==> inputs of indigo <==
## ULA_LCD
module ULA_LCD(clk, rst, rs, rw, en, dados, SOMA, SUBT, MULT, IGUAL, A, B, sinalA, sinalB);
	input [7:0] A;
	input [7:0] B;
	input sinalA;
	input sinalB;
	input SOMA;
	input SUBT;
	input MULT;
	input IGUAL;
	output en;
	output rw;
	output rs;
	output [7:0] dados;
	input clk;
	input rst;
	reg rs;
	reg rw;
	reg en;
	reg [7:0] dados;
	reg [21:0] c45;
	reg [21:0] c5;
	reg [21:0] c25;
	integer c1;
	reg flag45;
	reg flag5;
	reg flag2meio;
	reg [9:0] est2;
	reg flagbt1;
	reg flagbt2;
	reg flagbt3;
	reg flagbt4;
	reg flag_rst;
	reg [31:0] estado;
	reg subest;
	reg [5:0] charPos;
	reg [1:0] operacao;
	reg menos;
	reg [7:0] Alinha;
	reg [7:0] Blinha;
	reg menosA;
	reg menosB;
	reg menosR;
	parameter T45 = 2250, T5 = 250, T25 = 125;
	parameter clear = 1, opSOMA=1, opSUBT=2, opMULT=3, opIGUAL=4, skipLn=192, WAIT=10, WRITE=11, DEFAULT=6;
	reg [21:0] n45, n5, n25;
	reg nf45, nf5, nf25;
	always @(posedge clk) begin
		n45 = c45; n5 = c5; n25 = c25;
		nf45 = flag45; nf5 = flag5; nf25 = flag2meio;
    	if(flag_rst) begin
        	n45 = 0;
        	n25 = 0;
        	n5 = 0;
        	nf5 = 0;
        	nf45 = 0;
        	nf25 = 0;
    	end
    	if(n45 == T45) begin
            	n45 = 0;
            	nf45 = 1;
    	end
    	else if (n45 < T45) begin
        	n45 = n45+1;
    	end
    	if(n5 == T5) begin
        	n5 = 0;
        	nf5 = 1;
    	end
    	else if (n5 < T5) begin
        	n5 = n5 + 1;
    	end
    	if(n25 == T25) begin
  ...
clock: 120.0 ns
lec_check: 0
cap_margin: 20
cell_pad_in_sites_detail_placement: 2
cell_pad_in_sites_global_placement: 2
core_margin: 2
core_utilization: 33
cts_cluster_size: 16
hold_slack_margin: 0.03
min_routing_layer: met1
setup_slack_margin: 5.0
slew_margin: 30
run.sh (not shown) runs the stock make flow with config.mk's settings and CLKGATE_MAP_FILE=.
==> ember: changes against indigo <==
- CELL_PAD_IN_SITES_DETAIL_PLACEMENT: 2 -> default
- CELL_PAD_IN_SITES_GLOBAL_PLACEMENT: 2 -> default
- CORE_UTILIZATION: 33 -> 71
- CTS_CLUSTER_SIZE: 16 -> default
- HOLD_SLACK_MARGIN: 0.03 -> default
- MIN_ROUTING_LAYER: met1 -> default
- SETUP_SLACK_MARGIN: 5.0 -> default
- SLEW_MARGIN: 30 -> 20
==> flow/constraint.sdc (replaced) <==
create_clock -name core_clock -period 126.0 [get_ports {clk}]
set_input_delay 25.2000 -clock core_clock [delete_from_list [all_inputs] [get_ports {clk}]]
set_output_delay 25.2000 -clock core_clock [all_outputs]
set_load 0.01 [all_outputs]
==> willow: changes against indigo <==
- CELL_PAD_IN_SITES_DETAIL_PLACEMENT: 2 -> default
- CELL_PAD_IN_SITES_GLOBAL_PLACEMENT: 2 -> default
- CORE_UTILIZATION: 33 -> 57
- CTS_CLUSTER_SIZE: 16 -> default
- HOLD_SLACK_MARGIN: 0.03 -> default
- MIN_ROUTING_LAYER: met1 -> default
- SETUP_SLACK_MARGIN: 5.0 -> default
- SLEW_MARGIN: 30 -> 20
==> flow/constraint.sdc (replaced) <==
create_clock -name core_clock -period 95.6 [get_ports {clk}]
set_input_delay 19.1200 -clock core_clock [delete_from_list [all_inputs] [get_ports {clk}]]
set_output_delay 19.1200 -clock core_clock [all_outputs]
set_load 0.01 [all_outputs]
==> lagoon: changes against indigo <==
- ABC_AREA: default -> 1
- CELL_PAD_IN_SITES_DETAIL_PLACEMENT: 2 -> default
- CELL_PAD_IN_SITES_GLOBAL_PLACEMENT: 2 -> default
- CORE_UTILIZATION: 33 -> 40
- CTS_CLUSTER_SIZE: 16 -> default
- HOLD_SLACK_MARGIN: 0.03 -> default
- MIN_ROUTING_LAYER: met1 -> default
- SETUP_SLACK_MARGIN: 5.0 -> default
- SLEW_MARGIN: 30 -> 20
- TNS_END_PERCENT: default -> 20
==> results <==
quantity	willow	lagoon	indigo	ember
Status	no timing/DRC/antenna violations	no timing/DRC/antenna violations	no timing/DRC/antenna violations	no timing/DRC/antenna violations
Num rows	119	150	156	106
Via count of the first global-routing pass	62900	70000	72900	63100
Area fraction in full adders, half adders and majority gates	0.121	0.107	0.121	0.121
Startpoint of the worst setup timing path	A[2]	B[3]	B[5]	B[2]
Min Hold Slack	0.461 ns	0.420 ns	0.460 ns	0.462 ns
Synth Area in XOR/XNOR	0.0648	0.0625	0.0648	0.0648
Largest fanout of any net on the critical path	10	28	30	30
Setup Slack @ Placement	-1.91 ns	21.89 ns	0.752 ns	7.23 ns
First-pass GRT wire length	326 mm	372 mm	418 mm	314 mm
Crit path setup slack, layout	2.79 ns	21.64 ns	11.64 ns	7.77 ns
Non-clock buffer total of the final layout	530	81	250	128
Setup repair after global routing missed its margin	true	false	false	false
Hold wc startpoint	c25[11]	estado[15]	c5[8]	c5[19]
Worst hold stages	1	2	1	1
Die area	108000 um^2	172000 um^2	186000 um^2	87100 um^2

==> trial 90: inputs <==
ULA_LCD again, from the RTL that the note above started with.
clock: 173.0 ns
lec_check: 0
abc_area: 1
cap_margin: 30
cell_pad_in_sites_detail_placement: 0
cell_pad_in_sites_global_placement: 0
core_aspect_ratio: 0.59
core_margin: 8
core_utilization: 52
cts_cluster_size: 61
gpl_routability_driven: 1
gpl_timing_driven: 0
hold_slack_margin: 0.12
max_routing_layer: met4
place_density_lb_addon: 0.19
slew_margin: 10
tns_end_percent: 100
==> build 70 (differences from trial 90) <==
==> flow/config.mk (replaced) <==
export PLATFORM = sky130hd
export DESIGN_NAME = ULA_LCD
export DESIGN_NICKNAME = ULA_LCD
export VERILOG_FILES = /design/flow/design.v
export SDC_FILE = /design/flow/constraint.sdc
export NUM_CORES = 4
export LEC_CHECK = 0
export CAP_MARGIN = 20
export CORE_MARGIN = 2
export CORE_UTILIZATION = 46
export SLEW_MARGIN = 20
==> flow/constraint.sdc (replaced) <==
create_clock -name core_clock -period 114.0 [get_ports {clk}]
set_input_delay 22.8000 -clock core_clock [delete_from_list [all_inputs] [get_ports {clk}]]
set_output_delay 22.8000 -clock core_clock [all_outputs]
set_load 0.01 [all_outputs]
==> qor summary <==
Multi-input gate area in the final layout: build 70 0.05400 mm^2; trial 90 0.05421 mm^2
Synth Area in Compound Gates: build 70 34.47%; trial 90 13.49%
Outcome: build 70 no timing/DRC/antenna violations; trial 90 no timing/DRC/antenna violations
Number of inverters outside the clock class in the layout: build 70 285; trial 90 2,089
Worst setup path endpoint: build 70 dados[6]$_SDFFE_PP0P_; trial 90 dados[0]$_SDFFE_PP0P_
Number of instances in the synthesized netlist: build 70 8,662; trial 90 12,150
Starting density of the core: build 70 46.44%; trial 90 52.41%
Count of placed standard cells including taps: build 70 10,240; trial 90 13,920
Number of logic gates: build 70 7,867; trial 90 9,674
Setup skew after layout: build 70 0.04288 ns; trial 90 0.02572 ns
Number of buffers inserted during clock tree synthesis: build 70 24; trial 90 20
Critical path startpoint: build 70 B[2]; trial 90 A[4]
Yosys Chip Area: build 70 0.06021 mm^2; trial 90 0.06743 mm^2
Buf/Inv on CP: build 70 39; trial 90 109
Post-cts sizing count: build 70 1; trial 90 0
Well-Tap Cells: build 70 1,742; trial 90 1,699
